==> run D <==
## mac_array
module mac_array #(
    parameter NUM_CHANNELS = 4,
    parameter DATA_WIDTH = 8,
    parameter ACCUM_WIDTH = 32,
    parameter OUTPUT_WIDTH = 16
)(
    input  clk,
    input  rst_n,
    input  [NUM_CHANNELS-1:0] enable,
    input  [NUM_CHANNELS-1:0] clear_acc,
    input  [DATA_WIDTH*NUM_CHANNELS-1:0] input_data,
    input  [DATA_WIDTH*NUM_CHANNELS-1:0] weight,
    output [OUTPUT_WIDTH*NUM_CHANNELS-1:0] mac_out,
    output [OUTPUT_WIDTH*NUM_CHANNELS-1:0] activated_out,
    output [NUM_CHANNELS-1:0] valid,
    output [NUM_CHANNELS-1:0] overflow
);
==> flow/config.mk <==
export PLATFORM = sky130hd
export DESIGN_NAME = mac_array
export DESIGN_NICKNAME = mac_array
export VERILOG_FILES = /design/flow/design.v
export SDC_FILE = /design/flow/constraint.sdc
export NUM_CORES = 4
export LEC_CHECK = 0
export CAP_MARGIN = 20
export CORE_MARGIN = 2
export CORE_UTILIZATION = 71
export CTS_CLUSTER_DIAMETER = 131
export CTS_CLUSTER_SIZE = 24
export HOLD_SLACK_MARGIN = 0.3
export SETUP_SLACK_MARGIN = 1.18
export SLEW_MARGIN = 20
export TNS_END_PERCENT = 60
==> flow/constraint.sdc <==
create_clock -name core_clock -period 8.06 [get_ports {clk}]
set_input_delay 1.6120 -clock core_clock [delete_from_list [all_inputs] [get_ports {clk}]]
set_output_delay 1.6120 -clock core_clock [all_outputs]
set_load 0.01 [all_outputs]
run.sh (not shown) runs the stock make flow with config.mk's settings and CLKGATE_MAP_FILE=.
==> run F (differences from run D) <==
==> flow/config.mk (replaced) <==
export PLATFORM = sky130hd
export DESIGN_NAME = mac_array
export DESIGN_NICKNAME = mac_array
export VERILOG_FILES = /design/flow/design.v
export SDC_FILE = /design/flow/constraint.sdc
export NUM_CORES = 4
export LEC_CHECK = 0
export CAP_MARGIN = 20
export CORE_MARGIN = 2
export CORE_UTILIZATION = 60
export CTS_CLUSTER_DIAMETER = 242
export CTS_CLUSTER_SIZE = 98
export SLEW_MARGIN = 20
==> flow/constraint.sdc (replaced) <==
create_clock -name core_clock -period 8.5 [get_ports {clk}]
set_input_delay 1.7000 -clock core_clock [delete_from_list [all_inputs] [get_ports {clk}]]
set_output_delay 1.7000 -clock core_clock [all_outputs]
set_load 0.01 [all_outputs]
==> results <==
Run F went through all stages and came out clean. Run D ended with an error in global routing.
Synthesized area is the same in run F and run D.
In synthesized cell count, run D and run F do not differ.
In run D the die size is smaller than in run F, by 15%.
==> figures <==
Placed wire-length estimate after detailed placement: run F 41100 um; run D 44900 um
Standard cell area after detailed placement: run F 24500 um^2; run D 25400 um^2
Simple share: run F 19.3%; run D 19.3%
DIE WIDTH: run F 192 um; run D 177 um
Resized cells post-CTS: run F 4; run D 381
Chip Footprint: run F 37100 um^2; run D 31400 um^2
Number of flops mapped to enable cells by yosys: run F 0; run D 0
Pre-CTS setup slack: run F -560 ps; run D -497 ps
Synth top area share: run F 21.4%; run D 21.4%
Fraction of the core area occupied by cells at floorplan: run F 60.4%; run D 71.9%
Number of placed instances, taps included: run F 3242; run D 3202
Vertical die dimension: run F 192 um; run D 177 um
Number of buffers inserted by post-CTS setup repair: run F 0; run D 62
Maximum buffer depth of the clock tree: run F 2; run D 2
Syn Area/Cell: run F 8.44 um^2; run D 8.44 um^2
Post-synth net total: run F 3068; run D 3068
Aoi share: run F 15.1%; run D 15.1%
Result of the run: run F complete, no violations; run D did not finish
Stage where the flow stopped: run F -; run D global routing
Number of placement rows: run F 69; run D 63
Core region area: run F 35300 um^2; run D 29600 um^2
I/O pins: run F 210; run D 210
Global placer's final weighted congestion: run F 0.898; run D 0.941
YS chip area: run F 21300 um^2; run D 21300 um^2

---

==> inputs of 11-06 <==
==> flow/design.v <==
module vedic_2x2 (
    input  [1:0] a,
    input  [1:0] b,
    output [3:0] product
);
    wire [3:0] partial;
    wire c1, c2;
    assign partial[0] = a[0] & b[0];
    assign partial[1] = a[1] & b[0];
    assign partial[2] = a[0] & b[1];
    assign partial[3] = a[1] & b[1];
    assign product[0] = partial[0];
    assign {c1, product[1]} = partial[1] + partial[2];
    assign {c2, product[2]} = partial[3] + c1;
    assign product[3] = c2;
endmodule
module vedic_mult #(
    parameter WIDTH = 8
)(
    input  [WIDTH-1:0] a,
    input  [WIDTH-1:0] b,
    output [2*WIDTH-1:0] product
);
    generate
        if (WIDTH == 2) begin : base_case
            vedic_2x2 v2x2 (
                .a(a),
                .b(b),
                .product(product)
            );
        end else begin : recursive_case
            localparam HALF_WIDTH = WIDTH / 2;
            wire [WIDTH-1:0] q0, q1, q2, q3;
            wire [2*WIDTH-1:0] aligned_q0, aligned_q1, aligned_q2, aligned_q3;
            wire [2*WIDTH-1:0] temp1, temp2;
            vedic_mult #(HALF_WIDTH) m0 (
                .a(a[HALF_WIDTH-1:0]),
                .b(b[HALF_WIDTH-1:0]),
                .product(q0)
            );
            vedic_mult #(HALF_WIDTH) m1 (
                .a(a[WIDTH-1:HALF_WIDTH]),
                .b(b[HALF_WIDTH-1:0]),
                .product(q1)
            );
            vedic_mult #(HALF_WIDTH) m2 (
                .a(a[HALF_WIDTH-1:0]),
                .b(b[WIDTH-1:HALF_WIDTH]),
                .product(q2)
            );
            vedic_mult #(HALF_WIDTH) m3 (
                .a(a[WIDTH-1:HALF_WIDTH]),
                .b(b[WIDTH-1:HALF_WIDTH]),
                .product(q3)
            );
            assign aligned_q0 = {{WIDTH{1'b0}}, q0};
            assign aligned_q1 = {{HALF_WIDTH{1'b0}}, q1, {HALF_WIDTH{1'b0}}};
            assign aligned_q2 = {{HALF_WIDTH{1'b0}}, q2, {HALF_WIDTH{1'b0}}};
            assign aligned_q3 = {q3, {WIDTH{1'b0}}};
            assign temp1 = aligned_q0 + aligned_q1;
            assign temp2 = temp1 + aligned_q2;
            assign product = temp2 + aligned_q3;
        end
    endgenerate
endmodule
module sigmoid_activation #(
    parameter WIDTH = 16,
    parameter FRAC_BITS = 11
)(
    input  signed [WIDTH-1:0] x,
    output [WIDTH-1:0] y
);
    localparam signed [WIDTH-1:0] NEG_THRESHOLD = -(4 << FRAC_BITS);
    localparam signed [WIDTH-1:0] POS_THRESHOLD = (4 << FRAC_BITS);
    localparam [WIDTH-1:0] ZERO_VAL = {WIDTH{1'b0}};
    localparam [WIDTH-1:0] HALF_VAL = (1 << (WIDTH-1));
    localparam [WIDTH-1:0] ONE_VAL  = {WIDTH{1'b1}};
    reg [WIDTH-1:0] y_reg;
    always @(*) begin
        if ($signed(x) < NEG_THRESHOLD)
            y_reg = ZERO_VAL;
        else if ($signed(x) > POS_THRESHOLD)
            y_reg = ONE_VAL;
        else
            y_reg = HALF_VAL + {{3{x[WIDTH-1]}}, x[WIDTH-1:3]};
    end
    assign y = y_reg;
endmodule
module mac_unit #(
    parameter DATA_WIDTH = 8,
    parameter ACCUM_WIDTH = 32,
    parameter OUTPUT_WIDTH = 16,
    parameter USE_SQRT_CSLA = 1,
    parameter ENABLE_ACTIVATION = 1,
    parameter FRAC_BITS = 11
)(
    input  clk,
    input  rst_n,
    input  enable,
    input  clear_acc,
    input  [DATA_WIDTH-1:0] input_data,
    input  [DATA_WIDTH-1:0] weight,
    output [OUTPUT_WIDTH-1:0] mac_out,
    output [OUTPUT_WIDTH-1:0] activated_out,
    output valid,
    output overflow
);
    localparam MULT_WIDTH = 2 * DATA_WIDTH;
    wire [MULT_WIDTH-1:0] mult_result;
    reg [ACCUM_WIDTH-1:0] accumulator;
    reg [ACCUM_WIDTH-1:0] next_acc;
    wire [ACCUM_WIDTH:0] acc_sum;
    reg overflow_reg;
    reg valid_reg;
    vedic_mult #(
        .WIDTH(DATA_WIDTH)
    ) multiplier (
        .a(input_data),
        .b(weight),
        .product(mult_result)
    );
    assign acc_sum = {1'b0, accumulator} + {{(ACCUM_WIDTH-MULT_WIDTH+1){1'b0}}, mult_result};
    always @(*) begin
        if (enable) begin
            if (clear_acc) begin
                next_acc = {{(ACCUM_WIDTH-MULT_WIDTH){1'b0}}, mult_result};
            end else begin
                next_acc = acc_sum[ACCUM_WIDTH-1:0];
            end
        end else if (clear_acc) begin
            next_acc = {ACCUM_WIDTH{1'b0}};
        end else begin
            next_acc = accumulator;
        end
    end
    always @(posedge clk or negedge rst_n) begin
        if (!rst_n)
            accumulator <= {ACCUM_WIDTH{1'b0}};
        else
            accumulator <= next_acc;
    end
    always @(posedge clk or negedge rst_n) begin
        if (!rst_n)
            overflow_reg <= 1'b0;
        else if (clear_acc)
            overflow_reg <= 1'b0;
        else if (enable && acc_sum[ACCUM_WIDTH])
            overflow_reg <= 1'b1;
    end
    assign overflow = overflow_reg;
    assign mac_out = accumulator[OUTPUT_WIDTH-1:0];
    generate
        if (ENABLE_ACTIVATION) begin : gen_activation
            sigmoid_activation #(
                .WIDTH(OUTPUT_WIDTH),
                .FRAC_BITS(FRAC_BITS)
            ) activation (
                .x(mac_out),
                .y(activated_out)
            );
        end else begin : no_activation
            assign activated_out = mac_out;
        end
    endgenerate
    always @(posedge clk or negedge rst_n) begin
        if (!rst_n)
            valid_reg <= 1'b0;
        else
            valid_reg <= enable;
    end
    assign valid = valid_reg;
endmodule
module mac_array #(
    parameter NUM_CHANNELS = 4,
    parameter DATA_WIDTH = 8,
    parameter ACCUM_WIDTH = 32,
    parameter OUTPUT_WIDTH = 16
)(
    input  clk,
    input  rst_n,
    input  [NUM_CHANNELS-1:0] enable,
    input  [NUM_CHANNELS-1:0] clear_acc,
    input  [DATA_WIDTH*NUM_CHANNELS-1:0] input_data,
    input  [DATA_WIDTH*NUM_CHANNELS-1:0] weight,
    output [OUTPUT_WIDTH*NUM_CHANNELS-1:0] mac_out,
    output [OUTPUT_WIDTH*NUM_CHANNELS-1:0] activated_out,
    output [NUM_CHANNELS-1:0] valid,
    output [NUM_CHANNELS-1:0] overflow
);
    genvar i;
    generate
        for (i = 0; i < NUM_CHANNELS; i = i + 1) begin : mac_channels
            mac_unit #(
                .DATA_WIDTH(DATA_WIDTH),
                .ACCUM_WIDTH(ACCUM_WIDTH),
                .OUTPUT_WIDTH(OUTPUT_WIDTH)
            ) mac_inst (
                .clk(clk),
                .rst_n(rst_n),
                .enable(enable[i]),
                .clear_acc(clear_acc[i]),
                .input_data(input_data[DATA_WIDTH*(i+1)-1:DATA_WIDTH*i]),
                .weight(weight[DATA_WIDTH*(i+1)-1:DATA_WIDTH*i]),
                .mac_out(mac_out[OUTPUT_WIDTH*(i+1)-1:OUTPUT_WIDTH*i]),
                .activated_out(activated_out[OUTPUT_WIDTH*(i+1)-1:OUTPUT_WIDTH*i]),
                .valid(valid[i]),
                .overflow(overflow[i])
            );
        end
    endgenerate
endmodule
==> flow/run.sh <==
#!/bin/bash
# the make line also repeats each setting of config.mk as NAME=value (left out here)
make -C /OpenROAD-flow-scripts/flow DESIGN_CONFIG=/design/flow/config.mk WORK_HOME=/design/flow/orfs CLKGATE_MAP_FILE= finish
==> flow/config.mk <==
export PLATFORM = sky130hd
export DESIGN_NAME = mac_array
export DESIGN_NICKNAME = mac_array
export VERILOG_FILES = /design/flow/design.v
export SDC_FILE = /design/flow/constraint.sdc
export NUM_CORES = 4
export LEC_CHECK = 0
export CAP_MARGIN = 20
export CORE_ASPECT_RATIO = 1.76
export CORE_MARGIN = 2
export CORE_UTILIZATION = 44
export CTS_CLUSTER_DIAMETER = 242
export CTS_CLUSTER_SIZE = 98
export SETUP_SLACK_MARGIN = -0.8
export SLEW_MARGIN = 20
==> flow/constraint.sdc <==
create_clock -name core_clock -period 8.5 [get_ports {clk}]
set_input_delay 1.7000 -clock core_clock [delete_from_list [all_inputs] [get_ports {clk}]]
set_output_delay 1.7000 -clock core_clock [all_outputs]
set_load 0.01 [all_outputs]
==> inputs of 01-25, as changes to 11-06 <==
Settings changed: ABC_AREA from default to 1, CELL_PAD_IN_SITES_GLOBAL_PLACEMENT from default to 1, CORE_ASPECT_RATIO 1.76 to 0.5, CORE_UTILIZATION 44 to 60, CTS_CLUSTER_DIAMETER 242 to 336, PLACE_DENSITY from default to 0.36, SETUP_SLACK_MARGIN -0.8 to default, SLEW_MARGIN 20 to 0, TNS_END_PERCENT from default to 15.
==> inputs of 06-28, as changes to 11-06 <==
Settings changed: CORE_ASPECT_RATIO 1.76 to default, CORE_UTILIZATION 44 to 40, CTS_CLUSTER_DIAMETER 242 to default, CTS_CLUSTER_SIZE 98 to default, SETUP_SLACK_MARGIN -0.8 to default.
==> results <==
11-06 completed and failed the layout checks on negative setup slack. 01-25 never finished: it broke off in 3_3_place_gp (GPL-0301). 06-28 finished with timing, DRC and antenna clean.
In 11-06 the core utilization is higher than in 06-28, by 4.4 points.
Against 11-06, the final area of 06-28 is higher by 0.30%.
In sequential power, 11-06 and 06-28 hardly differ.
Clock skew: 06-28 is lower than 11-06 (0.0026 ns).
Against 06-28, the first-iteration DRC count of 11-06 is lower by about 8%.
Against 06-28, the hold slack of 11-06 is better by 0.015 ns.
Of 11-06 and 06-28, 11-06 has the higher combinational power (gap about 1%, measured against 06-28).
In sequential cell count, 11-06 and 06-28 do not differ.
Between 11-06 and 06-28, the lower register-to-register slack is in 11-06 (gap 0.17 ns).
In 06-28 the total power is smaller than in 11-06, by about 2%.
==> figures <==
Outcome: 06-28 complete, no violations; 11-06 finished with violations; 01-25 did not finish
Last stage reached: 06-28 -; 11-06 -; 01-25 3_3_place_gp
Layout check failures: 06-28 -; 11-06 negative setup slack; 01-25 -
Met3 demand-to-capacity share in global routing: 06-28 3.27%; 11-06 3.66%; 01-25 -
Non-filler cells, final: 06-28 3535; 11-06 3474; 01-25 -
Int Power: 06-28 4800 uW; 11-06 4920 uW; 01-25 -
Met2 track utilization from global routing: 06-28 33.0%; 11-06 47.1%; 01-25 -
Total Wirelength: 06-28 53600 um; 11-06 57600 um; 01-25 -
Port Buf Inserts: 06-28 209; 11-06 209; 01-25 -
Worst Setup End Kind: 06-28 register; 11-06 register; 01-25 -
Worst Hold Endpoint: 06-28 mac_channels[1].mac_inst.overflow_reg$_DFFE_PN0P_; 11-06 mac_channels[2].mac_inst.overflow_reg$_DFFE_PN0P_; 01-25 -
Clock share of power: 06-28 8.6%; 11-06 9.2%; 01-25 -
Top Consumer: 06-28 combinational cells; 11-06 combinational cells; 01-25 -
GP Congestion: 06-28 0.878; 11-06 0.919; 01-25 -
Number of H-tree levels: 06-28 4; 11-06 4; 01-25 -
Vias in the first global route: 06-28 18600; 11-06 19600; 01-25 -
Worst slack, placed: 06-28 -0.450 ns; 11-06 -0.670 ns; 01-25 -
GRT Overall Usage: 06-28 19.4%; 11-06 23.4%; 01-25 -
Floorplan die width: 06-28 235 um; 11-06 170 um; 01-25 287 um
Final slew viol count: 06-28 0; 11-06 0; 01-25 -
Number of filler instances in the final layout: 06-28 4999; 11-06 4575; 01-25 -
Proportion of cell area spent on the clock network: 06-28 2.26%; 11-06 2.49%; 01-25 -
Most repeated library cell on the critical path: 06-28 ha_1; 11-06 ha_1; 01-25 -
Worst EP arrival: 06-28 8.55 ns; 11-06 9.08 ns; 01-25 -
Power and IR drop assume default switching activity.
